**flow/constraint.sdc**
```tcl
create_clock -name core_clock -period 163.0 [get_ports {clk}]
set_input_delay 32.6000 -clock core_clock [delete_from_list [all_inputs] [get_ports {clk}]]
set_output_delay 32.6000 -clock core_clock [all_outputs]
set_load 0.01 [all_outputs]
```
**flow/config.mk**
```make
export PLATFORM = sky130hd
export DESIGN_NAME = Top
export DESIGN_NICKNAME = Top
export VERILOG_FILES = /design/flow/design.v
export SDC_FILE = /design/flow/constraint.sdc
export NUM_CORES = 4
export LEC_CHECK = 0
export ABC_AREA = 1
export CAP_MARGIN = 5
export CORE_MARGIN = 2
export CORE_UTILIZATION = 72
export CTS_CLUSTER_DIAMETER = 320
export CTS_CLUSTER_SIZE = 13
export HOLD_SLACK_MARGIN = 0.29
export PLACE_DENSITY_LB_ADDON = 0.24
export SLEW_MARGIN = 20
```
**flow/run.sh**
```bash
#!/bin/bash
# the make line also repeats each setting of config.mk as NAME=value (left out here)
make -C /OpenROAD-flow-scripts/flow DESIGN_CONFIG=/design/flow/config.mk WORK_HOME=/design/flow/orfs CLKGATE_MAP_FILE= finish
```
**flow/design.v**
```verilog
module counter_1000(clk,rst,clkout,statechange);
input clk,rst;
output clkout;
output [1:0] statechange;
reg clkout;
reg [9:0] flag1;
reg [1:0] statechange;
always @(posedge clk) 
begin   
    if(rst)
        begin
            flag1<=0;
            clkout<=1'b1;
        end
	else if(flag1<500) 
		begin
			flag1<=flag1+1;
			clkout<=1'b1;
		end 
	else if(flag1<1000)
		begin
			flag1<=flag1+1;
			clkout<=1'b0;
        end
    else if(flag1==1000)
        begin
            flag1<=0;
            clkout<=1'b1;
		end
end
always @(posedge clk)
begin 
    if(rst)
        statechange <= 0;
    else if(flag1==1000)
    begin
        if(statechange<3)
            statechange <= statechange + 1;
        else
            statechange <= 0;
    end
end
endmodule
module TrigSignal(clk_1m,rst,trig);
input clk_1m,rst;
output trig;
reg trig;
reg [16:0]flag1;
always @(posedge clk_1m) 
begin   
    if(rst)
        begin
            flag1<=0;
            trig<=1'b0;
        end
	else if(flag1<15) 
		begin
			flag1<=flag1+1;
			trig<=1'b1;
		end 
	else if(flag1<100000)
		begin
			flag1<=flag1+1;
			trig<=1'b0;
        end
    else if(flag1==100000)
        begin
            flag1<=0;
            trig<=1'b0;
		end
end
endmodule 
module PosCounter(clk_1m,rst,echo,dis_count);
input clk_1m,rst,echo;
output [19:0] dis_count;
reg [19:0] dis_count;
reg [19:0] count;
reg [19:0] countfinal;
always@(posedge clk_1m)
begin 
    if(rst)
    begin
        dis_count <= 0;
        count <= 0;
        countfinal <= 0;
    end
    else if(echo == 1'b1)
    begin
        count <= count+1;
        countfinal <= count;
    end
    else 
    begin
        dis_count <= countfinal *120 >> 6;
        count <= 0;
    end
end 
endmodule  
module Showdigit(in,LED_activating_counter,out1,out2);
input [19:0] in;
input [1:0] LED_activating_counter;
output reg [6:0] out1;
output reg [3:0] out2;
reg [3:0] outnumber;
always @(*)
begin
    case(LED_activating_counter)
    2'b00: 
    begin
        out2 = 4'b0111; 
        outnumber = (in / 10000)%10; 
    end
    2'b01: 
    begin
        out2 = 4'b1011; 
        outnumber = (in / 1000)%10; 
    end
    2'b10: 
    begin
        out2 = 4'b1101; 
        outnumber = ((in / 100)%10); 
    end
    2'b11: 
    begin
        out2 = 4'b1110; 
        outnumber = ((in / 10)%10); 
    end
    default: begin out2 = 4'b1111; outnumber = 4'b0000; end
    endcase
end
always@(*)
begin
    case(outnumber)
    4'b0000: out1 = 7'b0000001;  
    4'b0001: out1 = 7'b1001111;  
    4'b0010: out1 = 7'b0010010;  
    4'b0011: out1 = 7'b0000110;  
    4'b0100: out1 = 7'b1001100;  
    4'b0101: out1 = 7'b0100100;  
    4'b0110: out1 = 7'b0100000;  
    4'b0111: out1 = 7'b0001111;  
    4'b1000: out1 = 7'b0000000;  
    4'b1001: out1 = 7'b0000100;  
    default: out1 = 7'b0000001;  
    endcase
end
endmodule  
module Top(clk, rst, Trig, Echo, distance, sel);
input clk, rst, Echo;
output Trig;
output [6:0] distance;
output [3:0] sel;
wire [19:0] dis;
wire [1:0] state;
wire clk_1k;
counter_1000 u3(.clk(clk), .rst(rst), .clkout(clk_1k), .statechange(state));
TrigSignal u1(.clk_1m(clk), .rst(rst), .trig(Trig));
PosCounter u2(.clk_1m(clk), .rst(rst), .echo(Echo), .dis_count(dis));
Showdigit u4(.in(dis),.LED_activating_counter(state),.out1(distance[6:0]),.out2(sel[3:0]));
endmodule  
```
==> results of run 1 <==
[through the flow]
stage               utilization  hold WS, ps  instances  instance area, sq um
finish                   0.7398        452.6       5719                 32570
global route             0.7398        468.9       5719                 32570
floorplan                     -        417.3       5172                 32040
global placement         0.7332        429.9       5703                 32280
CTS                      0.7397        451.9       5719                 32570
detailed placement       0.7332        435.4       5703                 32280
[area by class of cell]
type	instances	area, sq um	area share
Inverter	849	3304	0.1015
Sequential cell	90	1802	0.05532
Timing Repair Buffer	25	222.7	0.006838
Tap cell	592	740.7	0.02274
Clock buffer	10	239.0	0.007337
Clock inverter	6	48.80	0.001498
Multi-Input combinational cell	4147	26210	0.8048
[routing by layer]
layer / global-route usage / wire, microns / up-vias / share of wire
met5: 0 / 0 / - / 0
met2: 0.5823 / 35960 / 822 / 0.47
met4: 0.08356 / 1631 / 0 / 0.021
met1: 0.4351 / 35950 / 14513 / 0.47
met3: 0.01472 / 3244 / 135 / 0.042
li1: - / - / 16632 / -
==> results.json, run 1 <==
{
  "cp_slowest_cell": "nor2_1",
  "ys_sh_adder": 0.1385,
  "drt_iter0_markers": 2356,
  "hold_end": "u2.count[0]",
  "hold_viol": 0,
  "dieHeight_microns": 214.8,
  "synthCells": 5161,
  "routed_wl_mm": 76.78,
  "cp-endpoint": "distance[2]",
  "maxCapViolCount": 0,
  "routabilityCongestion": 0.9589,
  "clockRootBuffer": "clkbuf_16",
  "tightest_slew_ps": 927.3,
  "slew_viol_final": 0,
  "area_leaders": "nand2_1, ha_1, inv_1, nand3_1, dfxtp_1",
  "antenna_left": 0,
  "cts_resized": 0,
  "wire_per_inst_microns": 13.43,
  "setup_viol": 0,
  "routed_via_density": 5.613,
  "ys_warn_count": 4,
  "cp.arrival_ps": 67550,
  "syn2layout_area_growth_pct": 1.779,
  "track_usage": 0.3282,
  "initCoreUtil": 0.7268,
  "critPathTopFamily": "simple AND/OR/NAND/NOR gates",
  "fin_setup_tns_ps": 0,
  "hold_depth": 1,
  "core-area_sq_um": 44030,
  "antennaDiodeCount": 0,
  "ys_ff": 90,
  "dr_total_vias": 32102,
  "die_w_microns": 214.8,
  "simple_gate_share": 0.4739,
  "post-cts-setup-buffers": 0,
  "yosys_most_used_dff": "dfxtp_1",
  "fmax_ghz": 0.009985,
  "cpPeakStageDelay_ps": 720,
  "clk_pin_slew_worst_paths_ps": 70,
  "r2r-end": "u2.dis_count[19]",
  "rows": 77,
  "top_logic_kind": "simple AND/OR/NAND/NOR gates",
  "warnings": 42,
  "reg2reg_from": "u2.countfinal[2]",
  "worst_slack_ps": 62850,
  "crit_path_frequent_cell": "nand2_1",
  "max_slew_margin": 0.3795,
  "die-area_sq_um": 46150,
  "dr.pass1.iters": 7,
  "post-synth-top-area-fraction": 0.1331,
  "min_from": "u2.count[0]",
  "synth_area_leader_cell": "nand2_1",
  "cp_num_buf_inv": 61,
  "ys_area_sq_um": 32000,
  "critPathCaptureType": "primary output",
  "grt_pass1_vias": 30029,
  "crit_cells": 443,
  "r2r_slack_ps": 158050,
  "cts_hold_buf": 0,
  "gr-total-overflow": 0,
  "antenna_found_initial": 0,
  "critPathKind": "reg -> out",
  "synth_seq_share": 0.05630,
  "aoi_share": 0.1323,
  "h-tree-depth": 3,
  "fin_crit_sh": 0.6144,
  "grt_max_degree": 53,
  "cts_tree": "built",
  "critPathLaunch": "u3.statechange[0]",
  "crit_fanout": 27,
  "top_cell": "nand2_1",
  "cp.required_ps": 130400,
  "crit_path_start_kind": "register",
  "common_cells": "nand2_1, inv_1, nor2_1, nand3_1, ha_1",
  "layout_min_cycle_time_ps": 100150,
  "io_pins": 15,
  "fin_nets": 5457,
  "synth-edff-count": 0,
  "clk_latency_ps": 350,
  "r2r_cells": 36,
  "ctsLongestPathBuffers": 2,
  "status": "finished clean",
  "drc": 0,
  "synth_async_sr_flop_share": 0,
  "mux_share": 0.0003519,
  "fillCellCount": 3814,
  "holdCritPathClass": "reg -> reg",
  "syn_area_sq_um": 32000,
  "dp_hpwl_mm": 63.07,
  "numCtsBuffers": 9,
  "ys_types": 93,
  "grt_pass1_wl_mm": 133.4,
  "dp_slack_ps": 63950,
  "io_buffers": 14,
  "syn_area_per_cell_sq_um": 6.201,
  "ys_cells": 5161,
  "clock_sinks": 90,
  "rsz0062_at_grt": "false",
  "synthXorXnorAreaFrac": 0.07225,
  "skew_ps": 13.08
}
==> run 2: changes to the inputs <==
ABC_AREA = not set   (was 1)
CAP_MARGIN = 35   (was 5)
CTS_CLUSTER_DIAMETER = 237   (was 320)
CTS_CLUSTER_SIZE = not set   (was 13)
HOLD_SLACK_MARGIN = -0.1   (was 0.29)
PLACE_DENSITY = 0.91   (was not set)
PLACE_DENSITY_LB_ADDON = not set   (was 0.24)
TNS_END_PERCENT = 40   (was not set)
clock period = 740.0 ns   (was 163.0 ns; I/O delays follow)
==> results.json, run 2 <==
{
  "dp_hpwl_mm": 59.02,
  "grt_pass1_wl_mm": 129.3,
  "crit_path_frequent_cell": "o21a_1",
  "critPathLaunch": "u3.statechange[0]",
  "cpPeakStageDelay_ps": 840,
  "die_w_microns": 200.8,
  "ys_sh_adder": 0.1607,
  "hold_depth": 1,
  "synth_area_leader_cell": "ha_1",
  "core-area_sq_um": 38470,
  "min_from": "u2.count[0]",
  "mux_share": 0.04252,
  "ys_types": 128,
  "routed_wl_mm": 76.83,
  "wire_per_inst_microns": 17.32,
  "fin_crit_sh": 0.3228,
  "max_slew_margin": 0.2826,
  "routed_via_density": 6.901,
  "io_pins": 15,
  "fmax_ghz": 0.004186,
  "reg2reg_from": "u2.countfinal[2]",
  "top_logic_kind": "AND-OR/OR-AND gates",
  "cp-endpoint": "distance[2]",
  "drc": 0,
  "setup_viol": 0,
  "die-area_sq_um": 40330,
  "r2r_slack_ps": 734340,
  "common_cells": "nor2_1, nand2_1, ha_1, a21oi_1, nor3_1",
  "hold_end": "u2.count[0]",
  "io_buffers": 14,
  "cp.arrival_ps": 90880,
  "holdCritPathClass": "reg -> reg",
  "simple_gate_share": 0.2846,
  "cts_tree": "built",
  "ys_area_sq_um": 27890,
  "gr-total-overflow": 0,
  "crit_fanout": 33,
  "numCtsBuffers": 9,
  "clock_sinks": 90,
  "skew_ps": 10.12,
  "post-cts-setup-buffers": 0,
  "area_leaders": "ha_1, nor2_1, dfxtp_1, a21oi_1, o21a_1",
  "synthXorXnorAreaFrac": 0.06876,
  "initCoreUtil": 0.7251,
  "grt_max_degree": 68,
  "syn_area_sq_um": 27890,
  "cp.required_ps": 592000,
  "h-tree-depth": 3,
  "status": "finished clean",
  "synthCells": 3991,
  "layout_min_cycle_time_ps": 238880,
  "r2r-end": "u2.dis_count[19]",
  "routabilityCongestion": 0.9600,
  "clk_pin_slew_worst_paths_ps": 70,
  "antenna_left": 0,
  "cts_hold_buf": 0,
  "rows": 72,
  "ctsLongestPathBuffers": 2,
  "synth_seq_share": 0.06459,
  "clk_latency_ps": 350,
  "dr_total_vias": 30615,
  "critPathKind": "reg -> out",
  "antenna_found_initial": 0,
  "syn2layout_area_growth_pct": 2.727,
  "top_cell": "nor2_1",
  "hold_viol": 0,
  "yosys_most_used_dff": "dfxtp_1",
  "warnings": 42,
  "drt_iter0_markers": 3090,
  "track_usage": 0.3642,
  "fin_setup_tns_ps": 0,
  "slew_viol_final": 0,
  "tightest_slew_ps": 1076,
  "clockRootBuffer": "clkbuf_16",
  "ys_cells": 3991,
  "synth_async_sr_flop_share": 0,
  "crit_path_start_kind": "register",
  "syn_area_per_cell_sq_um": 6.989,
  "post-synth-top-area-fraction": 0.1323,
  "critPathTopFamily": "AND-OR/OR-AND gates",
  "ys_warn_count": 4,
  "cp_slowest_cell": "a22oi_1",
  "maxCapViolCount": 0,
  "dieHeight_microns": 200.8,
  "rsz0062_at_grt": "false",
  "cts_resized": 0,
  "critPathCaptureType": "primary output",
  "aoi_share": 0.3382,
  "grt_pass1_vias": 27867,
  "crit_cells": 386,
  "cp_num_buf_inv": 25,
  "antennaDiodeCount": 0,
  "dr.pass1.iters": 6,
  "fin_nets": 4248,
  "r2r_cells": 27,
  "ys_ff": 90,
  "synth-edff-count": 0
}
==> run 2: cell type report <==
type                            instances  area, sq um
Multi-Input combinational cell       3627        25030
Fill cell                            2955         9812
Clock inverter                          5        45.04
Timing Repair Buffer                   46        359.1
Sequential cell                        90         1802
Clock buffer                           11        252.7
Inverter                              139        523.0
Tap cell                              518        648.1
==> run 2: per-stage QoR <==
stage | hold slack, ps | utilization | setup WS [ps] | cell area (sq um) | cells
floorplan | 425.2 | - | 511140 | 27940 | 4002
global placement | 442.2 | 0.7355 | 505970 | 28290 | 4410
detailed placement | 464.3 | 0.7361 | 502710 | 28310 | 4414
CTS | 477.5 | 0.7438 | 501880 | 28610 | 4430
global route | 490.8 | 0.7449 | 493690 | 28660 | 4436
finish | 469.8 | 0.7449 | 501120 | 28660 | 4436
==> run 2: metal layers <==
layer | vias up | GRT usage | share of wire | wire length [microns]
met5 | - | 0 | 0 | 0
met2 | 1395 | 0.6126 | 0.45 | 34690
met1 | 14076 | 0.4951 | 0.44 | 33900
met3 | 214 | 0.03052 | 0.079 | 6099
met4 | 0 | 0.1127 | 0.028 | 2142
li1 | 14930 | - | - | -
==> run 3: changes to the inputs <==
ABC_AREA = 1   (was not set)
CTS_CLUSTER_DIAMETER = 322   (was 237)
CTS_CLUSTER_SIZE = 13   (was not set)
HOLD_SLACK_MARGIN = not set   (was -0.1)
PLACE_DENSITY = not set   (was 0.91)
PLACE_DENSITY_LB_ADDON = 0.24   (was not set)
SLEW_MARGIN = 5   (was 20)
TNS_END_PERCENT = not set   (was 40)
clock period = 163.0 ns   (was 740.0 ns; I/O delays follow)
==> results.json, run 3 <==
{
  "r2r_slack_ps": 158070,
  "reg2reg_from": "u2.countfinal[2]",
  "synthXorXnorAreaFrac": 0.07225,
  "status": "finished clean",
  "drc": 0,
  "crit_path_frequent_cell": "nand2_1",
  "dp_hpwl_mm": 62.91,
  "max_slew_margin": 0.3808,
  "syn_area_per_cell_sq_um": 6.201,
  "synthCells": 5161,
  "numCtsBuffers": 9,
  "routabilityCongestion": 0.9589,
  "clk_pin_slew_worst_paths_ps": 60,
  "ctsLongestPathBuffers": 2,
  "cts_tree": "built",
  "tightest_slew_ps": 925.4,
  "die-area_sq_um": 46150,
  "routed_via_density": 5.589,
  "clock_sinks": 90,
  "skew_ps": 13.71,
  "r2r-end": "u2.dis_count[19]",
  "simple_gate_share": 0.4739,
  "cpPeakStageDelay_ps": 720,
  "clk_latency_ps": 340,
  "antenna_found_initial": 0,
  "fillCellCount": 3794,
  "hold_viol": 0,
  "dr_total_vias": 31967,
  "grt_max_degree": 53,
  "fmax_ghz": 0.009972,
  "drt_iter0_markers": 2142,
  "fin_crit_sh": 0.6152,
  "top_logic_kind": "simple AND/OR/NAND/NOR gates",
  "rsz0062_at_grt": "false",
  "ys_ff": 90,
  "ys_warn_count": 4,
  "grt_pass1_wl_mm": 132.4,
  "min_from": "u2.count[0]",
  "dr.pass1.iters": 6,
  "routed_wl_mm": 76.27,
  "h-tree-depth": 3,
  "cp_slowest_cell": "nor2_1",
  "crit_cells": 443,
  "syn_area_sq_um": 32000,
  "syn2layout_area_growth_pct": 1.904,
  "ys_cells": 5161,
  "ys_types": 93,
  "post-synth-top-area-fraction": 0.1331,
  "antennaDiodeCount": 0,
  "ys_sh_adder": 0.1385,
  "hold_depth": 1,
  "track_usage": 0.3264,
  "gr-total-overflow": 0,
  "mux_share": 0.0003519,
  "holdCritPathClass": "reg -> reg",
  "antenna_left": 0,
  "io_buffers": 14,
  "cts_hold_buf": 0,
  "grt_pass1_vias": 29722,
  "io_pins": 15,
  "die_w_microns": 214.8,
  "initCoreUtil": 0.7268,
  "cts_resized": 0,
  "cp.arrival_ps": 67680,
  "top_cell": "nand2_1",
  "synth_area_leader_cell": "nand2_1",
  "setup_viol": 0,
  "maxCapViolCount": 0,
  "wire_per_inst_microns": 13.33,
  "synth_async_sr_flop_share": 0,
  "clockRootBuffer": "clkbuf_16",
  "warnings": 42,
  "yosys_most_used_dff": "dfxtp_1",
  "cp_num_buf_inv": 60,
  "dp_cells": 5705,
  "slew_viol_final": 0,
  "common_cells": "nand2_1, inv_1, nor2_1, nand3_1, ha_1",
  "cp.required_ps": 130400,
  "crit_fanout": 27,
  "synth_seq_share": 0.05630,
  "critPathCaptureType": "primary output",
  "core-area_sq_um": 44030,
  "area_leaders": "nand2_1, ha_1, inv_1, nand3_1, dfxtp_1",
  "ys_area_sq_um": 32000,
  "dieHeight_microns": 214.8,
  "fin_cells": 5720,
  "fin_setup_tns_ps": 0,
  "critPathLaunch": "u3.statechange[0]",
  "crit_path_start_kind": "register",
  "post-cts-setup-buffers": 0,
  "aoi_share": 0.1323,
  "hold_end": "u2.count[0]",
  "synth-edff-count": 0,
  "cp-endpoint": "distance[6]",
  "layout_min_cycle_time_ps": 100280,
  "critPathKind": "reg -> out",
  "rows": 77,
  "critPathTopFamily": "simple AND/OR/NAND/NOR gates",
  "fin_nets": 5459,
  "r2r_cells": 36
}
==> run 3: layout make-up <==
class	count	area, sq um	share of cell area
clock buffers	10	229.0	0.007021
clock inverters	5	62.56	0.001918
inverters	849	3304	0.1013
multi-input cells	4147	26210	0.8038
flip-flops and latches	90	1802	0.05525
well taps	592	740.7	0.02271
repair buffers	27	261.5	0.008019
==> run 3: through the flow <==
stage / cell area, sq um / worst slack, ps / utilization / hold WS (ps)
after floorplan: 32040 / 68250 / - / 417.3
after global placement: 32280 / 66760 / 0.7332 / 429.9
after detailed placement: 32320 / 63800 / 0.7341 / 435.6
after CTS: 32610 / 63320 / 0.7407 / 451.1
after global routing: 32610 / 55010 / 0.7407 / 466.4
final: 32610 / 62720 / 0.7407 / 445.8
==> run 3: layer usage <==
metal	share of wire	wire length, microns	vias up	global-route usage
met1	0.47	35700	14382	0.4346
met3	0.042	3200	154	0.01401
met2	0.46	35430	783	0.5746
met5	0	0	-	0
li1	-	-	16648	-
met4	0.025	1935	0	0.08796
==> run 4: changes to the inputs <==
ABC_AREA = not set   (was 1)
CAP_MARGIN = 20   (was 35)
CELL_PAD_IN_SITES_GLOBAL_PLACEMENT = 3   (was not set)
CORE_ASPECT_RATIO = 0.64   (was not set)
CORE_UTILIZATION = 61   (was 72)
CTS_CLUSTER_DIAMETER = not set   (was 322)
CTS_CLUSTER_SIZE = not set   (was 13)
MAX_ROUTING_LAYER = met4   (was not set)
PLACE_DENSITY = 0.6   (was not set)
PLACE_DENSITY_LB_ADDON = not set   (was 0.24)
SLEW_MARGIN = 15   (was 5)
clock period = 1000.0 ns   (was 163.0 ns; I/O delays follow)
==> results.json, run 4 <==
{
  "status": "aborted with a tool error",
  "flow.stopped_at": "3_1_place_gp_skip_io",
  "error": "[ERROR GPL-0301] Utilization 140.717 % exceeds 100%.",
  "syn_area_per_cell_sq_um": 6.989,
  "synthCells": 3991,
  "ys_area_sq_um": 27890,
  "syn_area_sq_um": 27890,
  "synth_seq_share": 0.06459,
  "die_w_microns": 271.3,
  "ys_types": 128,
  "synth_area_leader_cell": "ha_1",
  "mux_share": 0.04252,
  "synth-edff-count": 0,
  "yosys_most_used_dff": "dfxtp_1",
  "top_cell": "nor2_1",
  "rows": 62,
  "synthXorXnorAreaFrac": 0.06876,
  "ys_cells": 3991,
  "simple_gate_share": 0.2846,
  "ys_sh_adder": 0.1607,
  "ys_ff": 90,
  "core-area_sq_um": 44990,
  "area_leaders": "ha_1, nor2_1, dfxtp_1, a21oi_1, o21a_1",
  "initCoreUtil": 0.6200,
  "dieHeight_microns": 175.1,
  "common_cells": "nor2_1, nand2_1, ha_1, a21oi_1, nor3_1",
  "aoi_share": 0.3382,
  "post-synth-top-area-fraction": 0.1323,
  "ys_warn_count": 4,
  "synth_async_sr_flop_share": 0,
  "die-area_sq_um": 47500,
  "top_logic_kind": "AND-OR/OR-AND gates"
}
==> run 5: changes to the inputs <==
CELL_PAD_IN_SITES_GLOBAL_PLACEMENT = not set   (was 3)
CORE_ASPECT_RATIO = not set   (was 0.64)
CORE_UTILIZATION = 57   (was 61)
MAX_ROUTING_LAYER = not set   (was met4)
PLACE_DENSITY = not set   (was 0.6)
SLEW_MARGIN = 20   (was 15)
clock period = 514.0 ns   (was 1000.0 ns; I/O delays follow)
==> results.json, run 5 <==
{
  "status": "finished clean",
  "synth_area_leader_cell": "ha_1",
  "routed_wl_mm": 81.83,
  "ctsLongestPathBuffers": 2,
  "synthXorXnorAreaFrac": 0.06876,
  "post-cts-setup-buffers": 0,
  "syn_area_per_cell_sq_um": 6.989,
  "ys_sh_adder": 0.1607,
  "slew_viol_final": 0,
  "fmax_ghz": 0.005088,
  "synth_async_sr_flop_share": 0,
  "use_met2": 0.5362,
  "initCoreUtil": 0.5734,
  "crit_path_frequent_cell": "o21a_1",
  "clk_pin_slew_worst_paths_ps": 70,
  "skew_ps": 10.32,
  "ys_ff": 90,
  "numCtsBuffers": 9,
  "h-tree-depth": 3,
  "grt_pass1_wl_mm": 134.6,
  "r2r_slack_ps": 508600,
  "mux_share": 0.04252,
  "grt_pass1_vias": 27947,
  "layout_min_cycle_time_ps": 196550,
  "io_pins": 15,
  "die-area_sq_um": 50720,
  "drc": 0,
  "cp-endpoint": "distance[2]",
  "cts_resized": 0,
  "cp.arrival_ps": 93750,
  "dr.pass1.iters": 6,
  "clock_sinks": 90,
  "cts_tree": "built",
  "cp.required_ps": 411200,
  "ys_area_sq_um": 27890,
  "hold_end": "u2.count[0]",
  "antenna_left": 0,
  "io_buffers": 14,
  "dieHeight_microns": 225.2,
  "yosys_most_used_dff": "dfxtp_1",
  "grt.busiest_layer": "met2",
  "critPathTopFamily": "AND-OR/OR-AND gates",
  "crit_fanout": 40,
  "syn_area_sq_um": 27890,
  "ys_types": 128,
  "crit_path_start_kind": "register",
  "crit_cells": 374,
  "setup_viol": 0,
  "area_leaders": "ha_1, nor2_1, dfxtp_1, a21oi_1, o21a_1",
  "wire_per_inst_microns": 18.03,
  "post-synth-top-area-fraction": 0.1323,
  "maxCapViolCount": 0,
  "hold_depth": 1,
  "clockRootBuffer": "clkbuf_16",
  "clk_latency_ps": 330,
  "grt_max_degree": 68,
  "cp_num_buf_inv": 25,
  "r2r_cells": 27,
  "cp_slowest_cell": "or4_1",
  "fin_nets": 4247,
  "holdCritPathClass": "reg -> reg",
  "dr_total_vias": 30435,
  "routabilityCongestion": 0.9036,
  "common_cells": "nor2_1, nand2_1, ha_1, a21oi_1, nor3_1",
  "ys_cells": 3991,
  "critPathKind": "reg -> out",
  "gr-total-overflow": 0,
  "antennaDiodeCount": 0,
  "synth_seq_share": 0.06459,
  "cts_hold_buf": 0,
  "drt_iter0_markers": 2095,
  "r2r-end": "u2.dis_count[18]",
  "synthCells": 3991,
  "dp_hpwl_mm": 64.25,
  "synth-edff-count": 0,
  "core-area_sq_um": 48650,
  "cpPeakStageDelay_ps": 860,
  "fin_setup_tns_ps": 0,
  "die_w_microns": 225.2,
  "max_slew_margin": 0.2803,
  "critPathLaunch": "u3.statechange[0]",
  "aoi_share": 0.3382,
  "track_usage": 0.3095,
  "ys_warn_count": 4,
  "syn2layout_area_growth_pct": 3.198,
  "rows": 81,
  "grt_use_met3": 0.02256,
  "fin_crit_sh": 0.3824,
  "use_met1": 0.4146,
  "top_cell": "nor2_1",
  "tightest_slew_ps": 1077,
  "reg2reg_from": "u2.countfinal[2]",
  "critPathCaptureType": "primary output",
  "warnings": 44,
  "min_from": "u2.count[0]",
  "rsz0062_at_grt": "false",
  "routed_via_density": 6.705,
  "whs_ps": 472.2,
  "antenna_found_initial": 0,
  "simple_gate_share": 0.2846,
  "hold_viol": 0,
  "fillCellCount": 4708,
  "top_logic_kind": "AND-OR/OR-AND gates"
}
run 5: cell type report:
cell class,instances,area (sq um),share of cell area
multi-input combinational,3627,25040,0.8697
sequential,90,1802,0.06259
tap,622,778.2,0.02704
inverter,139,523.0,0.01817
timing repair buffer,45,360.3,0.01252
clock buffer,11,252.7,0.008780
clock inverter,5,35.03,0.001217
run 5: layer usage:
layer / vias to the layer above / part of all wire
li1: 14925 / -
met1: 14403 / 0.46
met2: 948 / 0.47
met3: 159 / 0.052
met4: 0 / 0.023
met5: - / 0
run 5: metrics by stage:
stage          utilization  std cells  instance area (sq um)  setup WS, ps
2_1_floorplan            -       4002                  27940        330340
3_3_place_gp        0.5854       4521                  28480        322770
3_5_place_dp        0.5854       4521                  28480        319640
4_1_cts             0.5913       4537                  28770        318760
5_1_grt             0.5917       4539                  28790        309970
6_report            0.5917       4539                  28790        317450
==> run 6: changes to the inputs <==
CORE_UTILIZATION = 72   (was 57)
PLACE_DENSITY_LB_ADDON = 0.24   (was not set)
clock period = 169.0 ns   (was 514.0 ns; I/O delays follow)
==> results.json, run 6 <==
{
  "status": "finished clean",
  "wire_per_inst_microns": 17.53,
  "critPathLaunch": "u3.statechange[0]",
  "clk_pin_slew_worst_paths_ps": 70,
  "aoi_share": 0.3382,
  "hold_viol": 0,
  "fmax_ghz": 0.007952,
  "simple_gate_share": 0.2846,
  "worst_slack_ps": 43250,
  "setup_viol": 0,
  "critPathKind": "reg -> out",
  "routabilityCongestion": 0.9516,
  "synth-edff-count": 0,
  "initCoreUtil": 0.7251,
  "io_pins": 15,
  "fin_nets": 4240,
  "skew_ps": 8.159,
  "ys_ff": 90,
  "cp.arrival_ps": 91950,
  "slew_viol_final": 0,
  "cpPeakStageDelay_ps": 860,
  "clockRootBuffer": "clkbuf_16",
  "crit_path_frequent_cell": "o21a_1",
  "yosys_most_used_dff": "dfxtp_1",
  "drc": 0,
  "fillCellCount": 3105,
  "top_cell": "nor2_1",
  "grt_max_degree": 68,
  "antennaDiodeCount": 0,
  "ys_types": 128,
  "fin_crit_sh": 0.7441,
  "cts_hold_buf": 0,
  "syn_area_sq_um": 27890,
  "tightest_slew_ps": 1033,
  "critPathTopFamily": "AND-OR/OR-AND gates",
  "synth_area_leader_cell": "ha_1",
  "crit_cells": 376,
  "cts_resized": 0,
  "gr-total-overflow": 0,
  "track_usage": 0.3674,
  "holdCritPathClass": "reg -> reg",
  "min_from": "u2.count[0]",
  "ctsLongestPathBuffers": 2,
  "antenna_left": 0,
  "syn2layout_area_growth_pct": 2.579,
  "cp_num_buf_inv": 25,
  "top_logic_kind": "AND-OR/OR-AND gates",
  "syn_area_per_cell_sq_um": 6.989,
  "synthXorXnorAreaFrac": 0.06876,
  "rows": 72,
  "grt_pass1_wl_mm": 130.1,
  "synthCells": 3991,
  "synth_async_sr_flop_share": 0,
  "cts_tree": "built",
  "clk_latency_ps": 340,
  "post-cts-setup-buffers": 0,
  "maxCapViolCount": 0,
  "r2r-end": "u2.dis_count[19]",
  "reg2reg_from": "u2.countfinal[2]",
  "routed_via_density": 6.906,
  "critPathCaptureType": "primary output",
  "warnings": 42,
  "numCtsBuffers": 9,
  "die_w_microns": 200.8,
  "hold_end": "u2.count[0]",
  "grt_pass1_vias": 27858,
  "io_buffers": 14,
  "crit_path_start_kind": "register",
  "max_slew_margin": 0.3116,
  "ys_sh_adder": 0.1607,
  "area_leaders": "ha_1, nor2_1, dfxtp_1, a21oi_1, o21a_1",
  "cp.required_ps": 135200,
  "core-area_sq_um": 38470,
  "layout_min_cycle_time_ps": 125750,
  "r2r_cells": 27,
  "die-area_sq_um": 40330,
  "mux_share": 0.04252,
  "synth_seq_share": 0.06459,
  "hold_depth": 1,
  "ys_area_sq_um": 27890,
  "post-synth-top-area-fraction": 0.1323,
  "h-tree-depth": 3,
  "rsz0062_at_grt": "false",
  "dr_total_vias": 30578,
  "drt_iter0_markers": 2807,
  "clock_sinks": 90,
  "r2r_slack_ps": 163100,
  "dr.pass1.iters": 7,
  "dieHeight_microns": 200.8,
  "ys_warn_count": 4,
  "common_cells": "nor2_1, nand2_1, ha_1, a21oi_1, nor3_1",
  "dp_hpwl_mm": 58.63,
  "ys_cells": 3991,
  "cp-endpoint": "distance[6]",
  "dp_slack_ps": 45460,
  "antenna_found_initial": 0,
  "fin_setup_tns_ps": 0,
  "cp_slowest_cell": "or4_1",
  "crit_fanout": 35,
  "routed_wl_mm": 77.64
}
## run 6: through the flow
stage	cells	cell area (sq um)	hold slack, ps	util
2_1_floorplan	4002	27940	425.2	-
3_3_place_gp	4411	28300	449.2	0.7356
3_5_place_dp	4411	28300	497.1	0.7356
4_1_cts	4427	28600	510.4	0.7435
5_1_grt	4428	28610	522.3	0.7439
6_report	4428	28610	499.1	0.7439
## run 6: layer usage
| layer | track usage | share of wire |
|---|---|---|
| met1 | 0.4977 | 0.44 |
| met2 | 0.6173 | 0.45 |
| met3 | 0.03328 | 0.075 |
| met4 | 0.1156 | 0.027 |
| met5 | 0 | 0 |
## run 6: final cells by class
type | count | area [sq um] | area share
clock inverters | 5 | 61.31 | 0.002143
inverters | 139 | 523.0 | 0.01828
well taps | 518 | 648.1 | 0.02265
flip-flops and latches | 90 | 1802 | 0.06297
multi-input cells | 3627 | 25030 | 0.8747
repair buffers | 38 | 307.8 | 0.01076
clock buffers | 11 | 242.7 | 0.008483
==> run 7: changes to the inputs <==
ABC_AREA = 0   (was not set)
CAP_MARGIN = 5   (was 20)
CELL_PAD_IN_SITES_DETAIL_PLACEMENT = 1   (was not set)
CELL_PAD_IN_SITES_GLOBAL_PLACEMENT = 2   (was not set)
CORE_ASPECT_RATIO = 0.71   (was not set)
CORE_MARGIN = 8   (was 2)
CORE_UTILIZATION = 59   (was 72)
CTS_CLUSTER_DIAMETER = 150   (was not set)
GPL_ROUTABILITY_DRIVEN = 1   (was not set)
GPL_TIMING_DRIVEN = 0   (was not set)
MAX_ROUTING_LAYER = met5   (was not set)
PLACE_DENSITY_LB_ADDON = not set   (was 0.24)
TNS_END_PERCENT = 90   (was not set)
clock period = 255.0 ns   (was 169.0 ns; I/O delays follow)
==> results.json, run 7 <==
{
  "status": "aborted with a tool error",
  "flow.stopped_at": "3_1_place_gp_skip_io",
  "error": "[ERROR GPL-0301] Utilization 112.621 % exceeds 100%.",
  "post-synth-top-area-fraction": 0.1323,
  "common_cells": "nor2_1, nand2_1, ha_1, a21oi_1, nor3_1",
  "initCoreUtil": 0.5942,
  "die_w_microns": 274.1,
  "synthXorXnorAreaFrac": 0.06876,
  "ys_cells": 3991,
  "synth-edff-count": 0,
  "die-area_sq_um": 54590,
  "synth_seq_share": 0.06459,
  "syn_area_per_cell_sq_um": 6.989,
  "aoi_share": 0.3382,
  "core-area_sq_um": 46950,
  "ys_sh_adder": 0.1607,
  "dieHeight_microns": 199.2,
  "ys_ff": 90,
  "simple_gate_share": 0.2846,
  "ys_warn_count": 4,
  "area_leaders": "ha_1, nor2_1, dfxtp_1, a21oi_1, o21a_1",
  "yosys_most_used_dff": "dfxtp_1",
  "syn_area_sq_um": 27890,
  "mux_share": 0.04252,
  "synth_async_sr_flop_share": 0,
  "synth_area_leader_cell": "ha_1",
  "top_cell": "nor2_1",
  "top_logic_kind": "AND-OR/OR-AND gates",
  "ys_types": 128,
  "rows": 67,
  "synthCells": 3991,
  "ys_area_sq_um": 27890
}
==> run 8: changes to the inputs <==
ABC_AREA = not set   (was 0)
CAP_MARGIN = 20   (was 5)
CELL_PAD_IN_SITES_DETAIL_PLACEMENT = not set   (was 1)
CELL_PAD_IN_SITES_GLOBAL_PLACEMENT = not set   (was 2)
CORE_ASPECT_RATIO = not set   (was 0.71)
CORE_MARGIN = 2   (was 8)
CORE_UTILIZATION = 72   (was 59)
CTS_CLUSTER_DIAMETER = not set   (was 150)
GPL_ROUTABILITY_DRIVEN = not set   (was 1)
GPL_TIMING_DRIVEN = not set   (was 0)
MAX_ROUTING_LAYER = not set   (was met5)
PLACE_DENSITY_LB_ADDON = 0.24   (was not set)
TNS_END_PERCENT = not set   (was 90)
clock period = 168.0 ns   (was 255.0 ns; I/O delays follow)
==> results.json, run 8 <==
{
  "status": "finished clean",
  "post-cts-setup-buffers": 0,
  "clockRootBuffer": "clkbuf_16",
  "antenna_left": 0,
  "routed_via_density": 6.872,
  "rsz0062_at_grt": "false",
  "critPathTopFamily": "AND-OR/OR-AND gates",
  "dr_total_vias": 30429,
  "synth_area_leader_cell": "ha_1",
  "top_logic_kind": "AND-OR/OR-AND gates",
  "io_buffers": 14,
  "grt_pass1_vias": 27797,
  "mux_share": 0.04252,
  "warnings": 42,
  "aoi_share": 0.3382,
  "ys_ff": 90,
  "dieHeight_microns": 200.8,
  "hold_viol": 0,
  "yosys_most_used_dff": "dfxtp_1",
  "synth-edff-count": 0,
  "numCtsBuffers": 9,
  "setup_viol": 0,
  "grt_max_degree": 68,
  "antennaDiodeCount": 0,
  "clock_sinks": 90,
  "reg2reg_from": "u2.countfinal[0]",
  "fin_nets": 4240,
  "clk_pin_slew_worst_paths_ps": 70,
  "grt_pass1_wl_mm": 129.9,
  "ys_cells": 3991,
  "r2r-end": "u2.dis_count[19]",
  "clk_latency_ps": 340,
  "cp.arrival_ps": 91820,
  "critPathLaunch": "u3.statechange[0]",
  "syn_area_per_cell_sq_um": 6.989,
  "h-tree-depth": 3,
  "crit_cells": 378,
  "critPathKind": "reg -> out",
  "maxCapViolCount": 0,
  "fmax_ghz": 0.007973,
  "syn2layout_area_growth_pct": 2.588,
  "dr.pass1.iters": 6,
  "synth_seq_share": 0.06459,
  "ys_area_sq_um": 27890,
  "layout_min_cycle_time_ps": 125420,
  "io_pins": 15,
  "crit_fanout": 34,
  "fin_setup_tns_ps": 0,
  "die-area_sq_um": 40330,
  "synth_async_sr_flop_share": 0,
  "hold_depth": 1,
  "holdCritPathClass": "reg -> reg",
  "synthXorXnorAreaFrac": 0.06876,
  "routed_wl_mm": 77.18,
  "max_slew_margin": 0.2998,
  "cts_resized": 0,
  "cpPeakStageDelay_ps": 860,
  "area_leaders": "ha_1, nor2_1, dfxtp_1, a21oi_1, o21a_1",
  "ys_warn_count": 4,
  "syn_area_sq_um": 27890,
  "cp_slowest_cell": "or4_1",
  "r2r_slack_ps": 162250,
  "cts_tree": "built",
  "ys_sh_adder": 0.1607,
  "top_cell": "nor2_1",
  "core-area_sq_um": 38470,
  "dp_hpwl_mm": 58.79,
  "die_w_microns": 200.8,
  "cts_hold_buf": 0,
  "tightest_slew_ps": 1050,
  "initCoreUtil": 0.7251,
  "cp-endpoint": "distance[2]",
  "ctsLongestPathBuffers": 2,
  "slew_viol_final": 0,
  "drt_iter0_markers": 2636,
  "track_usage": 0.3664,
  "crit_path_start_kind": "register",
  "hold_end": "u2.count[0]",
  "fin_crit_sh": 0.7466,
  "rows": 72,
  "dp_cells": 4411,
  "routabilityCongestion": 0.9620,
  "simple_gate_share": 0.2846,
  "crit_path_frequent_cell": "o21a_1",
  "critPathCaptureType": "primary output",
  "skew_ps": 6.627,
  "r2r_cells": 27,
  "whs_ps": 474.8,
  "gr-total-overflow": 0,
  "drc": 0,
  "post-synth-top-area-fraction": 0.1323,
  "min_from": "u2.count[0]",
  "fin_cells": 4428,
  "common_cells": "nor2_1, nand2_1, ha_1, a21oi_1, nor3_1",
  "synthCells": 3991,
  "cp.required_ps": 134400,
  "wire_per_inst_microns": 17.43,
  "antenna_found_initial": 0,
  "cp_num_buf_inv": 25,
  "ys_types": 128
}
-- run 8: per-stage QoR --
| stage | worst slack (ps) | utilization | instance area (sq um) |
|---|---|---|---|
| after floorplan | 53540 | - | 27940 |
| after global placement | 47470 | 0.7356 | 28300 |
| after detailed placement | 44550 | 0.7356 | 28300 |
| after CTS | 43840 | 0.7435 | 28600 |
| after global routing | 34770 | 0.7439 | 28620 |
| final | 42580 | 0.7439 | 28620 |
-- run 8: metal layers --
layer	global-route usage	share of wire
met4	0.1167	0.027
met2	0.6111	0.45
met3	0.04838	0.076
met5	0	0
met1	0.4902	0.45
-- run 8: layout make-up --
type,count,area [sq um]
clock buffer,11,242.7
clock inverter,5,61.31
fill,3158,9851
inverter,139,523.0
multi-input combinational,3627,25030
sequential,90,1802
tap,518,648.1
timing repair buffer,38,310.3
==> run 9: changes to the inputs <==
ABC_AREA = 1   (was not set)
CAP_MARGIN = 10   (was 20)
CORE_ASPECT_RATIO = 1.82   (was not set)
CTS_CLUSTER_DIAMETER = 272   (was not set)
CTS_CLUSTER_SIZE = 15   (was not set)
GPL_ROUTABILITY_DRIVEN = 0   (was not set)
GPL_TIMING_DRIVEN = 1   (was not set)
HOLD_SLACK_MARGIN = 0.3   (was not set)
MAX_ROUTING_LAYER = met5   (was not set)
SLEW_MARGIN = 5   (was 20)
clock period = 163.0 ns   (was 168.0 ns; I/O delays follow)
==> results.json, run 9 <==
{
  "min_from": "u2.count[0]",
  "hold_viol": 0,
  "dr.max_layer_used": "met4",
  "fin_crit_sh": 0.6174,
  "crit_path_frequent_cell": "nand2_1",
  "top_cell": "nand2_1",
  "clk_pin_slew_worst_paths_ps": 60,
  "r2r-end": "u2.dis_count[19]",
  "cts_hold_buf": 0,
  "core-area_sq_um": 44110,
  "cp-endpoint": "distance[6]",
  "crit_cells": 442,
  "critPathCaptureType": "primary output",
  "grt_pass1_vias": 32322,
  "reg2reg_from": "u2.countfinal[2]",
  "fin_util": 0.7392,
  "critPathTopFamily": "simple AND/OR/NAND/NOR gates",
  "drt_iter0_markers": 1959,
  "r2r_slack_ps": 157860,
  "dp_cells": 5697,
  "cpPeakStageDelay_ps": 690,
  "yosys_most_used_dff": "dfxtp_1",
  "crit_fanout": 35,
  "fmax_ghz": 0.009937,
  "area_leaders": "nand2_1, ha_1, inv_1, nand3_1, dfxtp_1",
  "synth_area_leader_cell": "nand2_1",
  "synth_seq_share": 0.05630,
  "cp_slowest_cell": "nor2_1",
  "cp.required_ps": 130400,
  "synthCells": 5161,
  "h-tree-depth": 3,
  "top_logic_kind": "simple AND/OR/NAND/NOR gates",
  "ys_types": 93,
  "syn2layout_area_growth_pct": 1.892,
  "syn_area_per_cell_sq_um": 6.201,
  "maxCapViolCount": 0,
  "antenna_found_initial": 0,
  "ys_sh_adder": 0.1385,
  "slew_viol_final": 0,
  "fin_nets": 5461,
  "met2_length_mm": 44.54,
  "synth-edff-count": 0,
  "dr.pass1.iters": 9,
  "antennaDiodeCount": 0,
  "wl_met1_mm": 29.42,
  "ys_warn_count": 4,
  "status": "finished clean",
  "dpl_cell_area_sq_um": 32290,
  "crit_path_start_kind": "register",
  "io_buffers": 14,
  "skew_ps": 11.74,
  "final_area_sq_um": 32610,
  "drc": 0,
  "hold_end": "u2.count[0]",
  "common_cells": "nand2_1, inv_1, nor2_1, nand3_1, ha_1",
  "max_slew_margin": 0.3179,
  "simple_gate_share": 0.4739,
  "post-cts-setup-buffers": 0,
  "post-synth-top-area-fraction": 0.1331,
  "tightest_slew_ps": 1012,
  "clk_latency_ps": 350,
  "cp.arrival_ps": 68040,
  "mux_share": 0.0003519,
  "clock_sinks": 90,
  "aoi_share": 0.1323,
  "clockRootBuffer": "clkbuf_16",
  "critPathKind": "reg -> out",
  "grt_max_degree": 49,
  "critPathLaunch": "u3.statechange[0]",
  "cp_num_buf_inv": 65,
  "holdCritPathClass": "reg -> reg",
  "ys_ff": 90,
  "rsz0062_at_grt": "false",
  "antenna_left": 0,
  "setup_viol": 0,
  "dp_hpwl_mm": 68.66,
  "io_pins": 15,
  "ys_area_sq_um": 32000,
  "syn_area_sq_um": 32000,
  "numCtsBuffers": 9,
  "gr-total-overflow": 0,
  "r2r_cells": 36,
  "die-area_sq_um": 46230,
  "synthXorXnorAreaFrac": 0.07225,
  "routed_via_density": 5.773,
  "wire_per_inst_microns": 14.70,
  "cts_resized": 0,
  "fin_cells": 5714,
  "track_usage": 0.3601,
  "dr_total_vias": 32985,
  "grt_pass1_wl_mm": 140.9,
  "die_w_microns": 160.3,
  "hold_depth": 1,
  "wl_met3_mm": 3.318,
  "ys_cells": 5161,
  "layout_min_cycle_time_ps": 100640,
  "fin_setup_tns_ps": 0,
  "cts_tree": "built",
  "dieHeight_microns": 288.4,
  "routed_wl_mm": 83.98,
  "rows": 104,
  "initCoreUtil": 0.7255,
  "warnings": 42,
  "synth_async_sr_flop_share": 0,
  "ctsLongestPathBuffers": 2
}
## run 9: layout make-up
type,instances,area [sq um]
clock buffers,10,239.0
clock inverters,6,48.80
fillers,3832,11500
inverters,849,3304
multi-input cells,4147,26210
flip-flops and latches,90,1802
well taps,583,729.5
repair buffers,29,272.8
## run 9: layer usage
layer,vias to the layer above,GRT usage
li1,16630,-
met1,14926,0.3407
met2,955,0.7063
met3,474,0.04337
met4,0,0.2646
met5,-,0
## run 9: through the flow
stage | hold slack, ps | setup slack, ps
detailed placement | 441.7 | 63180
floorplan | 417.3 | 68250
CTS | 457.1 | 62770
global placement | 437.7 | 65880
finish | 456.3 | 62360
global route | 464.6 | 55210
==> run 10: changes to the inputs <==
ABC_AREA = 0   (was 1)
CAP_MARGIN = 5   (was 10)
CELL_PAD_IN_SITES_DETAIL_PLACEMENT = 2   (was not set)
CELL_PAD_IN_SITES_GLOBAL_PLACEMENT = 2   (was not set)
CORE_ASPECT_RATIO = 0.71   (was 1.82)
CORE_MARGIN = 8   (was 2)
CORE_UTILIZATION = 59   (was 72)
CTS_CLUSTER_DIAMETER = not set   (was 272)
CTS_CLUSTER_SIZE = not set   (was 15)
GPL_ROUTABILITY_DRIVEN = 1   (was 0)
GPL_TIMING_DRIVEN = 0   (was 1)
HOLD_SLACK_MARGIN = not set   (was 0.3)
PLACE_DENSITY = 0.48   (was not set)
PLACE_DENSITY_LB_ADDON = not set   (was 0.24)
SLEW_MARGIN = 20   (was 5)
clock period = 255.0 ns   (was 163.0 ns; I/O delays follow)
==> results.json, run 10 <==
{
  "status": "aborted with a tool error",
  "flow.stopped_at": "3_1_place_gp_skip_io",
  "error": "[ERROR GPL-0301] Utilization 112.621 % exceeds 100%.",
  "mux_share": 0.04252,
  "simple_gate_share": 0.2846,
  "initCoreUtil": 0.5942,
  "die-area_sq_um": 54590,
  "post-synth-top-area-fraction": 0.1323,
  "syn_area_per_cell_sq_um": 6.989,
  "synth_area_leader_cell": "ha_1",
  "die_w_microns": 274.1,
  "ys_types": 128,
  "core-area_sq_um": 46950,
  "synth_async_sr_flop_share": 0,
  "ys_warn_count": 4,
  "area_leaders": "ha_1, nor2_1, dfxtp_1, a21oi_1, o21a_1",
  "rows": 67,
  "top_cell": "nor2_1",
  "ys_cells": 3991,
  "aoi_share": 0.3382,
  "synthCells": 3991,
  "yosys_most_used_dff": "dfxtp_1",
  "common_cells": "nor2_1, nand2_1, ha_1, a21oi_1, nor3_1",
  "ys_ff": 90,
  "syn_area_sq_um": 27890,
  "synthXorXnorAreaFrac": 0.06876,
  "top_logic_kind": "AND-OR/OR-AND gates",
  "ys_sh_adder": 0.1607,
  "dieHeight_microns": 199.2,
  "synth_seq_share": 0.06459,
  "ys_area_sq_um": 27890,
  "synth-edff-count": 0
}
==> run 11: changes to the inputs <==
ABC_AREA = not set   (was 0)
CAP_MARGIN = 20   (was 5)
CELL_PAD_IN_SITES_DETAIL_PLACEMENT = not set   (was 2)
CELL_PAD_IN_SITES_GLOBAL_PLACEMENT = 3   (was 2)
CORE_ASPECT_RATIO = 1.71   (was 0.71)
CORE_MARGIN = 2   (was 8)
CORE_UTILIZATION = 61   (was 59)
GPL_ROUTABILITY_DRIVEN = not set   (was 1)
GPL_TIMING_DRIVEN = not set   (was 0)
MAX_ROUTING_LAYER = not set   (was met5)
PLACE_DENSITY = 0.6   (was 0.48)
clock period = 1000.0 ns   (was 255.0 ns; I/O delays follow)
==> results.json, run 11 <==
{
  "ys_area_sq_um": 27890,
  "ys_warn_count": 4,
  "post-synth-top-area-fraction": 0.1323,
  "synthCells": 3991,
  "area_leaders": "ha_1, nor2_1, dfxtp_1, a21oi_1, o21a_1",
  "dieHeight_microns": 283.6,
  "ys_sh_adder": 0.1607,
  "synth_seq_share": 0.06459,
  "status": "aborted with a tool error",
  "aoi_share": 0.3382,
  "error": "[ERROR GPL-0301] Utilization 139.989 % exceeds 100%.",
  "yosys_most_used_dff": "dfxtp_1",
  "ys_types": 128,
  "initCoreUtil": 0.6174,
  "flow.stopped_at": "3_1_place_gp_skip_io",
  "die_w_microns": 167.5,
  "common_cells": "nor2_1, nand2_1, ha_1, a21oi_1, nor3_1",
  "synthXorXnorAreaFrac": 0.06876,
  "synth_async_sr_flop_share": 0,
  "die-area_sq_um": 47520,
  "top_logic_kind": "AND-OR/OR-AND gates",
  "synth-edff-count": 0,
  "syn_area_per_cell_sq_um": 6.989,
  "mux_share": 0.04252,
  "core-area_sq_um": 45180,
  "simple_gate_share": 0.2846,
  "rows": 102,
  "ys_ff": 90,
  "syn_area_sq_um": 27890,
  "top_cell": "nor2_1",
  "ys_cells": 3991,
  "synth_area_leader_cell": "ha_1"
}
==> run 12: changes to the inputs <==
CELL_PAD_IN_SITES_GLOBAL_PLACEMENT = not set   (was 3)
CORE_ASPECT_RATIO = not set   (was 1.71)
CORE_UTILIZATION = 57   (was 61)
PLACE_DENSITY = not set   (was 0.6)
clock period = 298.0 ns   (was 1000.0 ns; I/O delays follow)
==> results.json, run 12 <==
{
  "top_cell": "nor2_1",
  "r2r-end": "u2.dis_count[19]",
  "rows": 81,
  "drc": 0,
  "io_pins": 15,
  "die_w_microns": 225.2,
  "slew_viol_final": 0,
  "clk_pin_slew_worst_paths_ps": 70,
  "crit_path_frequent_cell": "o21a_1",
  "cp.arrival_ps": 93490,
  "worst_slack_ps": 144910,
  "crit_fanout": 34,
  "wire_per_inst_microns": 17.92,
  "dp_hpwl_mm": 63.69,
  "drt_iter0_markers": 2383,
  "h-tree-depth": 3,
  "fin_setup_tns_ps": 0,
  "min_from": "u2.count[0]",
  "fin_crit_sh": 0.5137,
  "ys_area_sq_um": 27890,
  "routed_wl_mm": 81.31,
  "clockRootBuffer": "clkbuf_16",
  "dr.pass1.iters": 8,
  "routabilityCongestion": 0.9373,
  "syn_area_sq_um": 27890,
  "holdCritPathClass": "reg -> reg",
  "ys_sh_adder": 0.1607,
  "gr-total-overflow": 0,
  "fin_cells": 4538,
  "post-synth-top-area-fraction": 0.1323,
  "antenna_found_initial": 0,
  "io_buffers": 14,
  "status": "finished clean",
  "dp_cells": 4521,
  "common_cells": "nor2_1, nand2_1, ha_1, a21oi_1, nor3_1",
  "mux_share": 0.04252,
  "hold_end": "u2.count[0]",
  "syn_area_per_cell_sq_um": 6.989,
  "layout_min_cycle_time_ps": 153090,
  "clock_sinks": 90,
  "setup_viol": 0,
  "critPathCaptureType": "primary output",
  "syn2layout_area_growth_pct": 3.297,
  "r2r_slack_ps": 292660,
  "ys_ff": 90,
  "dieHeight_microns": 225.2,
  "grt_pass1_vias": 28256,
  "grt_max_degree": 68,
  "cp_slowest_cell": "nor2_1",
  "max_slew_margin": 0.2655,
  "r2r_cells": 27,
  "routed_via_density": 6.670,
  "tightest_slew_ps": 1097,
  "dp_slack_ps": 146980,
  "dr_total_vias": 30269,
  "crit_cells": 374,
  "synthCells": 3991,
  "cp-endpoint": "distance[2]",
  "hold_viol": 0,
  "synth-edff-count": 0,
  "cp_num_buf_inv": 25,
  "simple_gate_share": 0.2846,
  "numCtsBuffers": 9,
  "cts_tree": "built",
  "core-area_sq_um": 48650,
  "fillCellCount": 4576,
  "ctsLongestPathBuffers": 2,
  "rsz0062_at_grt": "false",
  "post-cts-setup-buffers": 0,
  "initCoreUtil": 0.5734,
  "warnings": 44,
  "fmax_ghz": 0.006532,
  "fin_util": 0.5923,
  "skew_ps": 7.868,
  "antenna_left": 0,
  "crit_path_start_kind": "register",
  "aoi_share": 0.3382,
  "cp.required_ps": 238400,
  "yosys_most_used_dff": "dfxtp_1",
  "reg2reg_from": "u2.countfinal[2]",
  "hold_depth": 1,
  "critPathKind": "reg -> out",
  "top_logic_kind": "AND-OR/OR-AND gates",
  "maxCapViolCount": 0,
  "track_usage": 0.3123,
  "synth_async_sr_flop_share": 0,
  "ys_types": 128,
  "area_leaders": "ha_1, nor2_1, dfxtp_1, a21oi_1, o21a_1",
  "fin_nets": 4246,
  "critPathLaunch": "u3.statechange[0]",
  "synth_seq_share": 0.06459,
  "antennaDiodeCount": 0,
  "die-area_sq_um": 50720,
  "cpPeakStageDelay_ps": 890,
  "cts_hold_buf": 0,
  "ys_warn_count": 4,
  "critPathTopFamily": "AND-OR/OR-AND gates",
  "clk_latency_ps": 330,
  "whs_ps": 471.2,
  "cts_resized": 0,
  "synth_area_leader_cell": "ha_1",
  "ys_cells": 3991,
  "synthXorXnorAreaFrac": 0.06876,
  "grt_pass1_wl_mm": 136.2
}
[run 12: area by class of cell]
type	count	area [sq um]	share of cell area
Sequential cell	90	1802	0.06253
Multi-Input combinational cell	3627	25030	0.8688
Timing Repair Buffer	44	352.8	0.01225
Clock inverter	7	98.84	0.003430
Tap cell	622	778.2	0.02701
Clock buffer	9	225.2	0.007816
Inverter	139	523.0	0.01815
[run 12: metal layers]
layer	vias up	wire length, microns	part of all wire	track usage
met5	-	0	0	0
met4	0	1840	0.023	0.08609
met3	159	4085	0.050	0.02542
met2	906	37640	0.46	0.5325
met1	14286	37740	0.46	0.4214
li1	14918	-	-	-
[run 12: through the flow]
stage	area, sq um
floorplan	27940
global route	28810
global placement	28480
detailed placement	28480
CTS	28800
finish	28810
==> run 13: changes to the inputs <==
ABC_AREA = 0   (was not set)
CAP_MARGIN = 35   (was 20)
CORE_MARGIN = 6   (was 2)
CORE_UTILIZATION = 52   (was 57)
CTS_CLUSTER_DIAMETER = 47   (was not set)
GPL_ROUTABILITY_DRIVEN = 1   (was not set)
PLACE_DENSITY_LB_ADDON = 0.29   (was not set)
SETUP_SLACK_MARGIN = 5.0   (was not set)
clock period = 188.0 ns   (was 298.0 ns; I/O delays follow)
==> results.json, run 13 <==
{
  "cpPeakStageDelay_ps": 860,
  "fin_cells": 4608,
  "io_buffers": 14,
  "critPathCaptureType": "primary output",
  "antenna_found_initial": 0,
  "routabilityCongestion": 0.9348,
  "antenna_left": 0,
  "routed_wl_mm": 76.36,
  "skew_ps": 11.05,
  "wire_per_inst_microns": 16.57,
  "simple_gate_share": 0.2846,
  "syn_area_sq_um": 27890,
  "h-tree-depth": 3,
  "aoi_share": 0.3382,
  "cp-endpoint": "distance[2]",
  "critPathLaunch": "u3.statechange[0]",
  "crit_path_frequent_cell": "o21a_1",
  "ys_types": 128,
  "common_cells": "nor2_1, nand2_1, ha_1, a21oi_1, nor3_1",
  "top_logic_kind": "AND-OR/OR-AND gates",
  "crit_cells": 383,
  "fin_crit_sh": 0.6826,
  "cp.required_ps": 150400,
  "drc": 0,
  "cts_resized": 0,
  "gr-total-overflow": 0,
  "warnings": 42,
  "fin_setup_tns_ps": 0,
  "worst_slack_ps": 59670,
  "status": "finished clean",
  "final_area_sq_um": 28900,
  "max_slew_margin": 0.2851,
  "synth-edff-count": 0,
  "rows": 84,
  "post-cts-setup-buffers": 0,
  "fmax_ghz": 0.007792,
  "dr_total_vias": 29666,
  "slew_viol_final": 0,
  "dp_hpwl_mm": 59.25,
  "holdCritPathClass": "reg -> reg",
  "synth_area_leader_cell": "ha_1",
  "tightest_slew_ps": 1072,
  "core-area_sq_um": 52760,
  "dp_slack_ps": 61310,
  "min_from": "u2.count[0]",
  "io_pins": 15,
  "dr.pass1.iters": 6,
  "synthCells": 3991,
  "yosys_most_used_dff": "dfxtp_1",
  "ctsLongestPathBuffers": 2,
  "cp.arrival_ps": 90730,
  "track_usage": 0.2411,
  "r2r_slack_ps": 182630,
  "drt_iter0_markers": 2229,
  "fin_nets": 4250,
  "cts_tree": "built",
  "syn_area_per_cell_sq_um": 6.989,
  "fin_util": 0.5477,
  "layout_min_cycle_time_ps": 128330,
  "critPathKind": "reg -> out",
  "critPathTopFamily": "AND-OR/OR-AND gates",
  "ys_area_sq_um": 27890,
  "grt_max_degree": 68,
  "clk_pin_slew_worst_paths_ps": 70,
  "die_w_microns": 243.6,
  "clk_latency_ps": 350,
  "dp_cells": 4588,
  "hold_depth": 1,
  "synth_async_sr_flop_share": 0,
  "ys_cells": 3991,
  "cp_slowest_cell": "or4_1",
  "ys_ff": 90,
  "ys_sh_adder": 0.1607,
  "grt_pass1_vias": 26548,
  "r2r-end": "u2.dis_count[19]",
  "clockRootBuffer": "clkbuf_16",
  "reg2reg_from": "u2.countfinal[2]",
  "clock_sinks": 90,
  "dieHeight_microns": 243.6,
  "routed_via_density": 6.438,
  "die-area_sq_um": 59350,
  "setup_viol": 0,
  "grt_pass1_wl_mm": 127.5,
  "hold_end": "u2.count[0]",
  "ys_warn_count": 4,
  "synth_seq_share": 0.06459,
  "rsz0062_at_grt": "false",
  "syn2layout_area_growth_pct": 3.602,
  "mux_share": 0.04252,
  "initCoreUtil": 0.5287,
  "crit_fanout": 33,
  "area_leaders": "ha_1, nor2_1, dfxtp_1, a21oi_1, o21a_1",
  "crit_path_start_kind": "register",
  "numCtsBuffers": 9,
  "dpl_cell_area_sq_um": 28560,
  "cts_hold_buf": 0,
  "maxCapViolCount": 0,
  "r2r_cells": 27,
  "antennaDiodeCount": 0,
  "synthXorXnorAreaFrac": 0.06876,
  "post-synth-top-area-fraction": 0.1323,
  "cp_num_buf_inv": 23,
  "hold_viol": 0,
  "top_cell": "nor2_1"
}
-- run 13: cell type report --
type	instances	area (sq um)
Clock buffer	9	225.2
Clock inverter	7	83.83
Fill cell	5141	23860
Inverter	139	523.0
Multi-Input combinational cell	3627	25030
Sequential cell	90	1802
Tap cell	688	860.8
Timing Repair Buffer	48	379.1
-- run 13: metal layers --
layer,share of wire,up-vias,GRT usage
met2,0.44,924,0.3972
li1,-,14939,-
met5,0,-,0
met3,0.055,108,0.01708
met4,0.016,0,0.04748
met1,0.49,13695,0.3477
-- run 13: through the flow --
step	hold WS, ps
after floorplan	425.2
after global placement	446.8
after detailed placement	452.3
after CTS	469.3
after global routing	485.3
final	459.9
